## sierra
==> flow/design.v (excerpt) <==
module bldc_esc #(parameter DATA_WIDTH = 16,parameter debounce = 3)(
  input clk,              		 
  input reset,            		 
  input pwm_en,						 
  input encoder_a,  				 
  input encoder_b,  				 
  input [DATA_WIDTH-1:0] pwm_period,	 
  input [DATA_WIDTH-1:0] period_reference,	 
  input [DATA_WIDTH-1:0] Kp_ext, 
  input [DATA_WIDTH-1:0] Ki_ext, 
  input [DATA_WIDTH-1:0] Kd_ext, 
  input override_internal_pid,		 
  output reg motor_positive,   		 
  output reg motor_negative 			 
);
Size: ~2400 cells after synthesis, ~88 I/O pins.
Settings: LEC_CHECK=0, CAP_MARGIN=20, CORE_MARGIN=2, CORE_UTILIZATION=72, CTS_CLUSTER_SIZE=41, PLACE_DENSITY=0.37, SETUP_SLACK_MARGIN=1.59, SLEW_MARGIN=20; clock period 6.47 ns.
run.sh (not shown) runs the stock make flow with config.mk's settings and CLKGATE_MAP_FILE=.
In sierra the implementation completed, yet the final layout does not meet the checks, the culprit being negative setup slack.
Here is what was changed in the inputs of delta compared with sierra.
# sierra
export LEC_CHECK = 0
export CAP_MARGIN = 20
export CORE_MARGIN = 2
export CORE_UTILIZATION = 72
export CTS_CLUSTER_SIZE = 41
export PLACE_DENSITY = 0.37
export SETUP_SLACK_MARGIN = 1.59
export SLEW_MARGIN = 20
create_clock -name core_clock -period 6.47 [get_ports {clk}]
# delta
export LEC_CHECK = 0
export CAP_MARGIN = 20
export CORE_MARGIN = 2
export CORE_UTILIZATION = 40
export PLACE_DENSITY = 0.6
export SLEW_MARGIN = 20
create_clock -name core_clock -period 7.4 [get_ports {clk}]
Results
- sierra -> delta: number of buffers created by CTS increased by a little under 10%
- delta packs its core looser than sierra.
- delta went all the way through the flow, and no timing, DRC or antenna check failed.
- Between delta and sierra, it is delta whose global-route usage is lower, by 16 points.
- From sierra to delta the numbers moved as follows: maximum frequency lower, met1 routed wirelength after detailed routing higher.
Inputs modified between delta and pepper:
# delta
export LEC_CHECK = 0
export CAP_MARGIN = 20
export CORE_MARGIN = 2
export CORE_UTILIZATION = 40
export PLACE_DENSITY = 0.6
export SLEW_MARGIN = 20
create_clock -name core_clock -period 7.4 [get_ports {clk}]
# pepper
export LEC_CHECK = 0
export ABC_AREA = 1
export CAP_MARGIN = 20
export CORE_MARGIN = 2
export CORE_UTILIZATION = 72
export PLACE_DENSITY = 0.6
export SLEW_MARGIN = 20
export TNS_END_PERCENT = 5
create_clock -name core_clock -period 4.87 [get_ports {clk}]
==> comparison <==
- Of delta and pepper, just one finished clean: delta.
- [flow] pepper | stages: complete | final checks: fail | reason: negative setup slack
- The setup slack of pepper falls short of that of delta by 2.03 ns.
- Relative to delta, and-or/or-and share of the synthesized area has gone down in pepper.
- [compare] base=delta new=pepper: logic depth of the worst path, buffers included rose about 4.3%; weighted congestion at the end of routability-driven global placement fell about 0.5%; count of clock-buffer cells in the layout fell 16%; filler cell count fell 3503.

* * *

bldc_esc again, from the RTL that the note above started with.
Settings: LEC_CHECK=0, CAP_MARGIN=20, CORE_MARGIN=2, CORE_UTILIZATION=72, PLACE_DENSITY_LB_ADDON=0.01, SETUP_SLACK_MARGIN=1.78, SLEW_MARGIN=20; clock period 6.17 ns.
The baseline ran to the end with violations: negative setup slack.
Next try:
- CORE_UTILIZATION: 72 -> 64
- PLACE_DENSITY: default -> 0.6
- PLACE_DENSITY_LB_ADDON: 0.01 -> default
- SETUP_SLACK_MARGIN: 1.78 -> default
- clock period: 6.17 -> 7.4 ns (I/O delays scaled with it)
Outcome: This time the run went through all stages and came out clean; global-route usage drops by 6.6 points; design area drops by about 8%; synthesized area stays the same; die size climbs by about 12%; sequential share of layout area climbs by 1.6 points.
Next try:
- ABC_AREA: default -> 1
- CORE_UTILIZATION: 64 -> 72
- CTS_CLUSTER_SIZE: default -> 100
- SETUP_SLACK_MARGIN: default -> -0.47
- clock period: 7.4 -> 4.91 ns (I/O delays scaled with it)
Effect:
- With this change the flow produced a layout that fails on negative setup slack
- global-route usage came out higher by 10 points
- critical path depth is higher by 4
- hold slack is better by 0.011 ns
- synthesized cell count came out higher by a quarter to a third
- setup slack is worse by 2.4 ns
- routed wire length came out higher by a quarter to a third
- area after synthesis grows by a few percent
- die area goes down by a few percent
- cell count came out higher by a quarter to a third
- final area rose by roughly a tenth
Next try:
- ABC_AREA: 1 -> default
- SETUP_SLACK_MARGIN: -0.47 -> default
- clock period: 4.91 -> 6.11 ns (I/O delays scaled with it)
The new run completed, yet does not pass: negative setup slack.
Final cell count decreases by about a fifth.
Hold slack degrades by 0.0052 ns.
Setup slack improves by 1.4 ns.
Sequential cell count is unchanged.
Global-route usage decreases by 3.2 points.
Routed wire length decreases by roughly a tenth.
First-iteration DRC count decreases by a quarter to a third.
Via count decreases by roughly a tenth.
Register-to-register slack improves by 1.4 ns.
Next try:
- CORE_UTILIZATION: 72 -> 40
- CTS_CLUSTER_SIZE: 100 -> default
- clock period: 6.11 -> 8.0 ns (I/O delays scaled with it)
Result: The new run completed without violations; global-route usage falls by 19 points; setup slack improves by 1.4 ns; cell count goes up by 5.4%; wire length is lower by 10%; final area is lower by 4.9%; synthesized cell count does not change; die size grows by 78%.
Next try:
- CELL_PAD_IN_SITES_DETAIL_PLACEMENT: default -> 2
- PLACE_DENSITY: 0.6 -> 0.72
=> This time the run finished but fails on negative setup slack. Final area goes up by 0.31%. Utilization goes up by 0.14 points. Routed wire length goes up by 120%. Die area stays the same. Hold slack improves by 0.053 ns. Synthesized area stays the same. Maximum frequency goes down by 12%. Global-route usage goes up by 23 points. Cell count is about the same. Clock skew goes up by 0.019 ns. Critical path depth is unchanged.

* * *

The RTL this note starts from:
==> flow/design.v <==
module bldc_esc #(parameter DATA_WIDTH = 16,parameter debounce = 3)(
  input clk,              		 
  input reset,            		 
  input pwm_en,						 
  input encoder_a,  				 
  input encoder_b,  				 
  input [DATA_WIDTH-1:0] pwm_period,	 
  input [DATA_WIDTH-1:0] period_reference,	 
  input [DATA_WIDTH-1:0] Kp_ext, 
  input [DATA_WIDTH-1:0] Ki_ext, 
  input [DATA_WIDTH-1:0] Kd_ext, 
  input override_internal_pid,		 
  output reg motor_positive,   		 
  output reg motor_negative 			 
);
  reg motor_pwm;
  reg [DATA_WIDTH-1:0] pwm_counter;
  reg [DATA_WIDTH-1:0] pwm_duty_cycle;
  reg [1:0]encoder_state;
  reg [1:0]prev_encoder_state;
  reg [1:0]pwm_direction;
  reg [DATA_WIDTH-1:0] period_speed ; 
  reg [DATA_WIDTH-1:0] speed_ctr;
  reg [DATA_WIDTH-1:0] Kp ;
  reg [DATA_WIDTH-1:0] Ki ;
  reg [DATA_WIDTH-1:0] Kd ;
  reg signed[DATA_WIDTH-1:0] error;
  reg signed[(DATA_WIDTH)-1:0] integral;
  reg signed[DATA_WIDTH-1:0] derivative;
  reg signed [(DATA_WIDTH)-1:0] pid_output;
  reg signed[DATA_WIDTH-1:0] previous_error;
  reg [2:0] encoder_a_shift_reg;
  reg encoder_a_reg;
  reg [2:0] encoder_b_shift_reg;
  reg encoder_b_reg;
 always @(posedge clk or posedge reset) begin
    if (reset) begin
        integral <= 16'b0;
        pwm_counter <= {DATA_WIDTH{1'b0}};
        encoder_state <= 2'b0;
        prev_encoder_state <= 2'b0;
        pwm_direction<=2'b00;
        motor_positive<=1'b0;
        motor_negative<=1'b0;
        Kp <= 16'd1;
        Ki <= 16'd0;
        Kd <= 16'd0;
        speed_ctr<={DATA_WIDTH{1'b0}};
        previous_error <= {DATA_WIDTH{1'b0}};
        error<=8'b0;
        period_speed <= 16'b0;
        pid_output <= 16'b0;
        derivative <= 16'b0;
        pwm_duty_cycle <= 16'b0;
        motor_pwm <= 1'b0;
        encoder_a_shift_reg <= 3'b0;
        encoder_a_reg <= 1'b0;
        encoder_b_shift_reg <= 3'b0;
        encoder_b_reg <= 1'b0;
    end 
    else begin
        encoder_a_shift_reg <= {encoder_a_shift_reg[debounce-2:0],encoder_a};
        if (encoder_a_shift_reg == {debounce{1'b0}} || encoder_a_shift_reg == {debounce{1'b1}})begin
            encoder_a_reg <= encoder_a_shift_reg[0];
        end
        encoder_b_shift_reg <= {encoder_b_shift_reg[debounce-2:0],encoder_b};
        if (encoder_b_shift_reg == {debounce{1'b0}} || encoder_b_shift_reg == {debounce{1'b1}})begin
            encoder_b_reg <= encoder_b_shift_reg[0];
        end
        pid_output <= Kp * error + Ki * integral + Kd * derivative;	 
        if(pid_output<1) begin			 
			pwm_duty_cycle<=pwm_period;
		end 
		else if (pid_output>pwm_period) begin	 
			pwm_duty_cycle<=1;
		end 
		else begin
			pwm_duty_cycle<= pid_output;	 
		end
        derivative <= error - previous_error;
        if (integral + error > 2047) begin  
            integral <= 2047;  
        end 
        else if (integral + error < -2048) begin
            integral <= -2048; 
        end 
        else begin
            integral <= integral + error;  
        end
        previous_error<=error;
        error <= period_reference - period_speed;
        motor_pwm <= (pwm_counter < pwm_duty_cycle) & pwm_en;  
        if (pwm_counter == pwm_period) begin
            pwm_counter <= 16'd0;
        end
        else begin
            pwm_counter <= pwm_counter + 1;
        end
        encoder_state <= {encoder_a_reg, encoder_b_reg};
        prev_encoder_state <= encoder_state;
        case ({encoder_state, prev_encoder_state})
            4'b0100, 4'b1101,4'b1011: begin 
                pwm_direction<=2'b10;
            end
            4'b1000,4'b1110,4'b0111: begin 
                pwm_direction<=2'b01;
            end
            4'b1100, 4'b0011, 4'b1001,4'b0110: begin 
                pwm_direction<=2'b00;
            end
            default: begin
                pwm_direction<=pwm_direction; 
            end
        endcase
        if(pwm_en==1'b0)begin
            motor_positive<=1'b0;
            motor_negative<=1'b0;
		end 
		else begin
            case(pwm_direction)
                2'b00: begin
      				if(period_reference>32767) begin  
						motor_positive<=1'b0;
						motor_negative<=motor_pwm;
					end
					else begin
						motor_positive<=motor_pwm;
						motor_negative<=1'b0;
					end
                end 
                2'b01:begin
                    motor_positive<=1'b0;
                    motor_negative<=motor_pwm;
                end
                2'b10:begin
                    motor_positive<=motor_pwm;
                    motor_negative<=1'b0;
                end
                default: begin
                    motor_positive <= 1'b0;
                    motor_negative <= 1'b0;
                end
            endcase
        end
		if(override_internal_pid) begin
			Kp<=Kp_ext;
			Ki<=Ki_ext;
			Kd<=Kd_ext;
		end 
		else begin
			Kp<=Kp;
			Ki<=Ki;
			Kd<=Kd;
		end
      if((prev_encoder_state[0]==1'b0 && encoder_a_reg==1'b1) || speed_ctr==16'h00ff) begin
            period_speed<=speed_ctr;
            speed_ctr<={DATA_WIDTH{1'b0}};
        end else begin
            speed_ctr<=speed_ctr+1;
        end
    end
 end
endmodule
==> flow/config.mk <==
export PLATFORM = sky130hd
export DESIGN_NAME = bldc_esc
export DESIGN_NICKNAME = bldc_esc
export VERILOG_FILES = /design/flow/design.v
export SDC_FILE = /design/flow/constraint.sdc
export NUM_CORES = 4
export LEC_CHECK = 0
export CAP_MARGIN = 20
export CELL_PAD_IN_SITES_DETAIL_PLACEMENT = 0
export CORE_ASPECT_RATIO = 1.26
export CORE_MARGIN = 2
export CORE_UTILIZATION = 71
export CTS_CLUSTER_DIAMETER = 103
export GPL_ROUTABILITY_DRIVEN = 1
export MAX_ROUTING_LAYER = met4
export MIN_ROUTING_LAYER = met1
export PLACE_DENSITY_LB_ADDON = 0.15
export SETUP_SLACK_MARGIN = 0.34
export SLEW_MARGIN = 40
export TNS_END_PERCENT = 55
==> flow/constraint.sdc <==
create_clock -name core_clock -period 3.4 [get_ports {clk}]
set_input_delay 0.6800 -clock core_clock [delete_from_list [all_inputs] [get_ports {clk}]]
set_output_delay 0.6800 -clock core_clock [all_outputs]
set_load 0.01 [all_outputs]
The baseline completed and failed the layout checks on negative setup slack.
Change:
- CORE_UTILIZATION: 71 -> 72
- MAX_ROUTING_LAYER: met4 -> met5
- PLACE_DENSITY_LB_ADDON: 0.15 -> 0.01
- SETUP_SLACK_MARGIN: 0.34 -> 2.16
- SLEW_MARGIN: 40 -> 20
- clock period: 3.4 -> 7.5 ns (I/O delays scaled with it)
- This time the run completed without violations
- core utilization went down by 4.3 points
- final area shrinks by a few percent
- area after synthesis does not change
Change:
- CORE_MARGIN: 2 -> 6
- CORE_UTILIZATION: 72 -> 60
- PLACE_DENSITY_LB_ADDON: 0.01 -> 0.15
- SETUP_SLACK_MARGIN: 2.16 -> 0.8
- clock period: 7.5 -> 3.6 ns (I/O delays scaled with it)
Outcome: With this change the flow completed, yet does not pass: negative setup slack. First-iteration DRC count falls by well over a third. Via count is about the same. Synthesized cell count stays the same. Cell area climbs by a little under a tenth. Setup slack gets worse by 3.7 ns. Register-to-register slack loses 3.7 ns.
Change:
- CORE_MARGIN: 6 -> 2
- CORE_UTILIZATION: 60 -> 72
- MAX_ROUTING_LAYER: met5 -> met4
What happened: The changed run completed and failed the layout checks on negative setup slack; first-iteration DRC count rises to 2.8 times its value; via count rises by about a fifth; wire length rises by well over a third.
Change:
- CELL_PAD_IN_SITES_DETAIL_PLACEMENT: 0 -> 1
- CORE_MARGIN: 2 -> 6
- CORE_UTILIZATION: 72 -> 28
- MAX_ROUTING_LAYER: met4 -> met5
- MIN_ROUTING_LAYER: met1 -> met2
- clock period: 3.6 -> 4.24 ns (I/O delays scaled with it)
After rerunning: The new run finished but fails on negative setup slack. Final area grows by 3.8%. Wire length shrinks by 7.3%. Utilization shrinks by 53 points. Area after synthesis stays the same. Non-clock buffer count grows by 6. Count of clock-buffer cells in the layout grows by 3. Fmax grows by 9.4%.
